== job 101 ==
// AHBPERIPH
module AHBPERIPH(
  input  wire        HCLK,
  input  wire        HRESETn,
  input  wire [31:0] HADDR,
  input  wire [1:0]  HTRANS,
  input  wire        HWRITE,
  input  wire [31:0] HWDATA,
  output wire [31:0] HRDATA,
  output wire        HREADY,
  input  wire        RsRx,
  output wire        RsTx,
  input  wire        capture_event,
  output wire        PWM_OUT,
  input  wire [15:0] GPIOIN,
  output wire [15:0] GPIOOUT,
  output wire [6:0]  seg,
  output wire        dp,
  output wire [3:0]  an,
  output wire        uart_irq,
  output wire        timer_irq,
  output wire        gpio_irq
);
For scale: roughly 2300 cells after synthesis, ~680 flip-flops, roughly 150 I/O pins, ~0.030 mm^2 of cells after synthesis.
clock: 4.06 ns
lec_check: 0
cap_margin: 10
core_aspect_ratio: 1.03
core_margin: 2
core_utilization: 72
cts_cluster_diameter: 29
cts_cluster_size: 15
hold_slack_margin: -0.1
max_routing_layer: met4
setup_slack_margin: 0.55
slew_margin: 20
tns_end_percent: 100
run.sh (not shown) runs the stock make flow with config.mk's settings and CLKGATE_MAP_FILE=.
Job 101 finished all stages; however, its layout fails the closing checks, the failures being negative setup slack.
Relative to job 101, the following input files were edited for job 102:
# job 101
export LEC_CHECK = 0
export CAP_MARGIN = 10
export CORE_ASPECT_RATIO = 1.03
export CORE_MARGIN = 2
export CORE_UTILIZATION = 72
export CTS_CLUSTER_DIAMETER = 29
export CTS_CLUSTER_SIZE = 15
export HOLD_SLACK_MARGIN = -0.1
export MAX_ROUTING_LAYER = met4
export SETUP_SLACK_MARGIN = 0.55
export SLEW_MARGIN = 20
export TNS_END_PERCENT = 100
create_clock -name core_clock -period 4.06 [get_ports {HCLK}]
# job 102
export LEC_CHECK = 0
export CAP_MARGIN = 20
export CORE_ASPECT_RATIO = 1.11
export CORE_MARGIN = 6
export CORE_UTILIZATION = 68
export CTS_CLUSTER_DIAMETER = 303
export CTS_CLUSTER_SIZE = 15
export HOLD_SLACK_MARGIN = 0.17
export MAX_ROUTING_LAYER = met4
export SETUP_SLACK_MARGIN = 1.02
export SLEW_MARGIN = 20
export TNS_END_PERCENT = 35
create_clock -name core_clock -period 4.06 [get_ports {HCLK}]
==> results <==
Job 102 completed end to end with timing, DRC and antenna clean.
Area of the multi-input gates was lower in job 101 than in job 102.
Going from job 101 to job 102, the final worst slack was found to have gone up by 0.64 ns.
Job 102 against job 101: effective utilization at floorplan moved down; share of the core filled with cells lost 12 points; number of multi-input combinational cells in the layout comparable.
Changes in job 103 relative to job 102:
# job 102
export LEC_CHECK = 0
export CAP_MARGIN = 20
export CORE_ASPECT_RATIO = 1.11
export CORE_MARGIN = 6
export CORE_UTILIZATION = 68
export CTS_CLUSTER_DIAMETER = 303
export CTS_CLUSTER_SIZE = 15
export HOLD_SLACK_MARGIN = 0.17
export MAX_ROUTING_LAYER = met4
export SETUP_SLACK_MARGIN = 1.02
export SLEW_MARGIN = 20
export TNS_END_PERCENT = 35
create_clock -name core_clock -period 4.06 [get_ports {HCLK}]
# job 103
export LEC_CHECK = 0
export CAP_MARGIN = 20
export CORE_MARGIN = 2
export CORE_UTILIZATION = 40
export HOLD_SLACK_MARGIN = 0.26
export MIN_ROUTING_LAYER = met2
export SLEW_MARGIN = 20
create_clock -name core_clock -period 10.0 [get_ports {HCLK}]
Results
Headroom to the max-slew limit (lower): job 103
Of the two values seen for uppermost metal layer occupied by signal nets, met5 was produced by job 103 and met4 by job 102.
The core utilization number comes out lower for job 103 vs job 102.
Flip-flop count: job 103 vs job 102 identical
Diff job 103 and job 102: number of gates resized after CTS lower in job 103
Per the comparison of job 103 with job 102, amount of wire on met2 after detailed routing now sits at about the same level; wire length of the first global-routing pass now sits lower.
Job 103 does worse than job 102 on area of the die.
Job 103 completed every stage of the flow, and the final layout passed the timing, DRC and antenna checks.

* * *

Setup of P:
AHBPERIPH again, from the RTL that the note above started with.
Settings: LEC_CHECK=0, CAP_MARGIN=10, CORE_ASPECT_RATIO=1.03, CORE_MARGIN=2, CORE_UTILIZATION=70, CTS_CLUSTER_DIAMETER=303, CTS_CLUSTER_SIZE=15, HOLD_SLACK_MARGIN=-0.1, MAX_ROUTING_LAYER=met4, SETUP_SLACK_MARGIN=1.02, SLEW_MARGIN=20, TNS_END_PERCENT=100; clock period 4.06 ns.
Input-level comparison between Q and P:
Settings: CTS_CLUSTER_SIZE no longer set, was 15; CORE_UTILIZATION now 52, was 70; CORE_ASPECT_RATIO no longer set, was 1.03; TNS_END_PERCENT no longer set, was 100; PLACE_DENSITY now 0.6, previously not set; CAP_MARGIN now 20, was 10; HOLD_SLACK_MARGIN no longer set, was -0.1; SETUP_SLACK_MARGIN no longer set, was 1.02; MAX_ROUTING_LAYER no longer set, was met4; CTS_CLUSTER_DIAMETER no longer set, was 303; the clock period (ns, I/O delays scaled along) now 9.41, was 4.06.
Results
[compare] base=P new=Q: clock buffer count in the final layout has increased, number of filler instances in the final layout has increased, amount of wire on met3 after detailed routing has decreased, TritonCTS buffer count has increased, fraction of power consumed by combinational cells has decreased.
Between P and Q, the clock-pin slew on the worst setup and hold paths does not differ in any meaningful way.
[compare] base=P new=Q: filler-free cell count of the finished design moved up, total cell area at the placement stage roughly the same, number of antenna repair diodes lost 2, total clock network power went down by 37%, post-layout instance area lost 0.0012 mm².
--- input diff Q..R ---
Settings: swapping 52 for 40 in CORE_UTILIZATION; putting SETUP_SLACK_MARGIN at -0.05 where nothing was set; swapping 9.41 for 7.3 in the clock period (ns, I/O delays scaled along).
==> comparison <==
R vs Q: via count of the routed design up. R: area overhead of the layout relative to synthesis is 1.1 points higher than what Q reported. Relative to Q, total stage count of the critical path has decreased by 1 in R. The count of clock-buffer cells in the layout reported for R is smaller than that of Q by 10.
Input changes introduced in S (baseline for comparison: R):
Settings: an added CTS_CLUSTER_SIZE of 36; a deleted PLACE_DENSITY that had been 0.6; a change of CORE_UTILIZATION from 40 to 72; a change of SETUP_SLACK_MARGIN from -0.05 to 1.21; a change of CAP_MARGIN from 20 to 15; a change of the clock period (ns, I/O delays scaled along) from 7.3 to 4.11.
==> results <==
S: PASS, flow complete, no timing, DRC or antenna violations. Of R and S, the run reporting the lower delay of the slowest cell on the worst path was S. From R to S the numbers moved as follows: final area moved up; met1 layer usage reported by global route now larger. Area growth from synthesis to layout in S vs R: up 7.3 points. Compared with R, S degrades setup slack at placement. S vs. R: wire length went up by about 16%.

* * *

AHBPERIPH again, from the RTL that the note above started with.
clock: 11.6 ns
lec_check: 0
cap_margin: 20
cell_pad_in_sites_detail_placement: 1
core_margin: 4
core_utilization: 21
cts_cluster_diameter: 67
gpl_routability_driven: 1
hold_slack_margin: 0.07
place_density_lb_addon: 0.01
slew_margin: 20
tns_end_percent: 75
==> next run, changes <==
Settings changed: CAP_MARGIN 20 to 15, CELL_PAD_IN_SITES_DETAIL_PLACEMENT 1 to unset, CORE_MARGIN 4 to 2, CORE_UTILIZATION 21 to 72, CTS_CLUSTER_DIAMETER 67 to 195, GPL_ROUTABILITY_DRIVEN 1 to unset, HOLD_SLACK_MARGIN 0.07 to unset, MAX_ROUTING_LAYER set to met4, PLACE_DENSITY set to 0.37, PLACE_DENSITY_LB_ADDON 0.01 to unset, TNS_END_PERCENT 75 to unset.
Clock period 11.6 ns to 4.06 ns, I/O delays scaled along.
What happened:
- Now the flow reached the layout checks and failed them: negative setup slack
- worst hold slack is worse by 260 ps
- count of clock-buffer cells in the layout goes down by 32
- power goes up by 140%
- area after synthesis is unchanged
- core utilization goes up by 58 points
==> next run, changes <==
Settings changed: CTS_CLUSTER_DIAMETER 195 to 28, CTS_CLUSTER_SIZE set to 36, PLACE_DENSITY 0.37 to 0.6, SETUP_SLACK_MARGIN set to 0.53.
Clock period 4.06 ns to 4.14 ns, I/O delays scaled along.
=> The new run completed and failed the layout checks on negative setup slack. Worst setup slack gets worse by 580 ps. Critical path depth decreases by 1. Final area went up by roughly a tenth. Global-route usage increases by 12 points. Flip-flop count stays the same. Total power increases by well over a third. Clock skew rose by 24 ps. Die size stays the same. First-iteration DRC count goes up by well over a third.
==> next run, changes <==
Settings changed: CAP_MARGIN 15 to 20, CORE_UTILIZATION 72 to 42, CTS_CLUSTER_DIAMETER 28 to unset, CTS_CLUSTER_SIZE 36 to unset, MAX_ROUTING_LAYER met4 to unset, SETUP_SLACK_MARGIN 0.53 to unset.
Clock period 4.14 ns to 7.3 ns, I/O delays scaled along.
Result: The new run completed without violations. Cell count rises by 4.4%. Sequential share of layout area rises by 5.4 points. Clock-buffer cell count falls by 75. Area after synthesis does not change.
==> next run, changes <==
Settings changed: ABC_AREA set to 1, CORE_UTILIZATION 42 to 72, CTS_CLUSTER_DIAMETER set to 229, HOLD_SLACK_MARGIN set to -0.08, MAX_ROUTING_LAYER set to met4, TNS_END_PERCENT set to 40.
Clock period 7.3 ns to 6.8 ns, I/O delays scaled along.
What happened: Routed wire length rises by a quarter to a third; final area rises by a little under a tenth; hold slack improves by 3.6 ps.

* * *

build 60:
Starting RTL as in the previous note.
clock: 4.06 ns
lec_check: 0
cap_margin: 15
core_margin: 2
core_utilization: 72
cts_cluster_diameter: 356
max_routing_layer: met4
place_density: 0.6
setup_slack_margin: -0.39
slew_margin: 20
Build 60 -> stages 100% | layout checks FAIL | negative setup slack
[inputs] build 92 vs build 60
# build 60
export LEC_CHECK = 0
export CAP_MARGIN = 15
export CORE_MARGIN = 2
export CORE_UTILIZATION = 72
export CTS_CLUSTER_DIAMETER = 356
export MAX_ROUTING_LAYER = met4
export PLACE_DENSITY = 0.6
export SETUP_SLACK_MARGIN = -0.39
export SLEW_MARGIN = 20
create_clock -name core_clock -period 4.06 [get_ports {HCLK}]
# build 92
export LEC_CHECK = 0
export CAP_MARGIN = 10
export CORE_ASPECT_RATIO = 1.03
export CORE_MARGIN = 2
export CORE_UTILIZATION = 70
export CTS_CLUSTER_DIAMETER = 303
export CTS_CLUSTER_SIZE = 15
export HOLD_SLACK_MARGIN = 0.3
export MAX_ROUTING_LAYER = met4
export SETUP_SLACK_MARGIN = 1.02
export SLEW_MARGIN = 20
export TNS_END_PERCENT = 5
create_clock -name core_clock -period 4.06 [get_ports {HCLK}]
==> comparison <==
- The flow did not stop early for build 92: all stages ran, and the layout cleared the timing, DRC and antenna checks.
- Between build 60 and build 92, the flow reports first-iteration DRC count decreasing by more than 10%.
- [diff] peak supply drop, build 92 relative to build 60: regression
- Of build 60 and build 92, the higher die size belongs to build 92.
- A worst hold path class of register to register is what build 92 shows, while input port to async pin belongs to build 60.
- Via total after detailed routing in build 92 is 0.81% above build 60.
The following lists how build 7 was set up differently from build 92:
# build 92
export LEC_CHECK = 0
export CAP_MARGIN = 10
export CORE_ASPECT_RATIO = 1.03
export CORE_MARGIN = 2
export CORE_UTILIZATION = 70
export CTS_CLUSTER_DIAMETER = 303
export CTS_CLUSTER_SIZE = 15
export HOLD_SLACK_MARGIN = 0.3
export MAX_ROUTING_LAYER = met4
export SETUP_SLACK_MARGIN = 1.02
export SLEW_MARGIN = 20
export TNS_END_PERCENT = 5
create_clock -name core_clock -period 4.06 [get_ports {HCLK}]
# build 7
export LEC_CHECK = 0
export CAP_MARGIN = 15
export CORE_MARGIN = 2
export CORE_UTILIZATION = 72
export MAX_ROUTING_LAYER = met4
export PLACE_DENSITY = 0.6
export SLEW_MARGIN = 20
create_clock -name core_clock -period 4.14 [get_ports {HCLK}]
==> results <==
Build 7 completed end to end; final checks failed (negative setup slack). Sequential share of layout area: build 7 vs build 92 down 0.18 points. ~same setup TNS after final layout in build 7 and build 92. Build 7 ends up with a global-route total usage across every layer that is 2.4 points higher than in build 92. The slowest stage cell on the critical path comes out mux4_2 in one run and clkdlybuf4s50_1 in the other, namely in build 92 and build 7 respectively. Build 7 falls short of build 92 in first-pass GRT wire length.
Edits applied to the flow inputs when going from build 7 to build 96:
# build 7
export LEC_CHECK = 0
export CAP_MARGIN = 15
export CORE_MARGIN = 2
export CORE_UTILIZATION = 72
export MAX_ROUTING_LAYER = met4
export PLACE_DENSITY = 0.6
export SLEW_MARGIN = 20
create_clock -name core_clock -period 4.14 [get_ports {HCLK}]
# build 96
export LEC_CHECK = 0
export CAP_MARGIN = 20
export CORE_MARGIN = 2
export CORE_UTILIZATION = 70
export CTS_CLUSTER_DIAMETER = 359
export CTS_CLUSTER_SIZE = 13
export PLACE_DENSITY = 0.6
export SETUP_SLACK_MARGIN = 0.4
export SLEW_MARGIN = 20
create_clock -name core_clock -period 4.2 [get_ports {HCLK}]
==> comparison <==
- Build 96 completed; timing, DRC and antenna clean
- Build 7: complete, dirty (negative setup slack)
- [compare] base=build 7 new=build 96: met3 wire length decreased about 2.1%, final non-filler cell area decreased 270 um^2, multi-input gate share of the layout cell area increased 0.93 points, maximum fanout encountered on the critical timing path decreased 2.
- Re final tally of hold violations: no difference whatsoever between build 7 and build 96.
- The lower global-route usage of build 7 and build 96 is in build 96.

* * *

AHBPERIPH again, from the RTL that the note above started with.
// AHBPERIPH
module AHBPERIPH(
  input  wire        HCLK,
  input  wire        HRESETn,
  input  wire [31:0] HADDR,
  input  wire [1:0]  HTRANS,
  input  wire        HWRITE,
  input  wire [31:0] HWDATA,
  output wire [31:0] HRDATA,
  output wire        HREADY,
  input  wire        RsRx,
  output wire        RsTx,
  input  wire        capture_event,
  output wire        PWM_OUT,
  input  wire [15:0] GPIOIN,
  output wire [15:0] GPIOOUT,
  output wire [6:0]  seg,
  output wire        dp,
  output wire [3:0]  an,
  output wire        uart_irq,
  output wire        timer_irq,
  output wire        gpio_irq
);
export LEC_CHECK = 0
export CAP_MARGIN = 25
export CORE_MARGIN = 5
export CORE_UTILIZATION = 63
export CTS_CLUSTER_SIZE = 87
export PLACE_DENSITY = 0.71
export SLEW_MARGIN = 0
create_clock -name core_clock -period 9.17 [get_ports {HCLK}]
Next try:
==> flow/config.mk (replaced) <==
export PLATFORM = sky130hd
export DESIGN_NAME = AHBPERIPH
export DESIGN_NICKNAME = AHBPERIPH
export VERILOG_FILES = /design/flow/design.v
export SDC_FILE = /design/flow/constraint.sdc
export NUM_CORES = 4
export LEC_CHECK = 0
export CAP_MARGIN = 20
export CORE_MARGIN = 4
export CORE_UTILIZATION = 33
export GPL_ROUTABILITY_DRIVEN = 0
export HOLD_SLACK_MARGIN = 0.07
export PLACE_DENSITY_LB_ADDON = 0.01
export SLEW_MARGIN = 20
export TNS_END_PERCENT = 25
==> flow/constraint.sdc (replaced) <==
create_clock -name core_clock -period 10.0 [get_ports {HCLK}]
set_input_delay 2.0000 -clock core_clock [delete_from_list [all_inputs] [get_ports {HCLK}]]
set_output_delay 2.0000 -clock core_clock [all_outputs]
set_load 0.01 [all_outputs]
Routed wire length grows by 20%. Worst hold slack hardly moves. Cell count went up by 19%. Area after synthesis does not change. Final area is higher by 2.4%. Core utilization drops by 34 points. Via count went down by 2.6%. Total power shrinks by 5.4%.
Next try:
==> flow/config.mk (replaced) <==
export PLATFORM = sky130hd
export DESIGN_NAME = AHBPERIPH
export DESIGN_NICKNAME = AHBPERIPH
export VERILOG_FILES = /design/flow/design.v
export SDC_FILE = /design/flow/constraint.sdc
export NUM_CORES = 4
export LEC_CHECK = 0
export ABC_AREA = 1
export CAP_MARGIN = 20
export CELL_PAD_IN_SITES_DETAIL_PLACEMENT = 1
export CORE_MARGIN = 2
export CORE_UTILIZATION = 27
export MIN_ROUTING_LAYER = met1
export PLACE_DENSITY_LB_ADDON = 0.18
export SETUP_SLACK_MARGIN = 0.19
export SLEW_MARGIN = 0
export TNS_END_PERCENT = 30
Outcome:
- The changed run finished with timing, DRC and antenna clean
- sequential power falls by about 6%
- power goes down by 4.3%
- core utilization falls by 7.2 points
- maximum frequency climbs by 2.0%
- final area came out higher by 12%
- worst setup slack improved by 0.13 ns
- clock skew climbs by 0.0055 ns
- first-iteration DRC count is higher by 33%
Power is estimated from default activity; no workload was simulated.
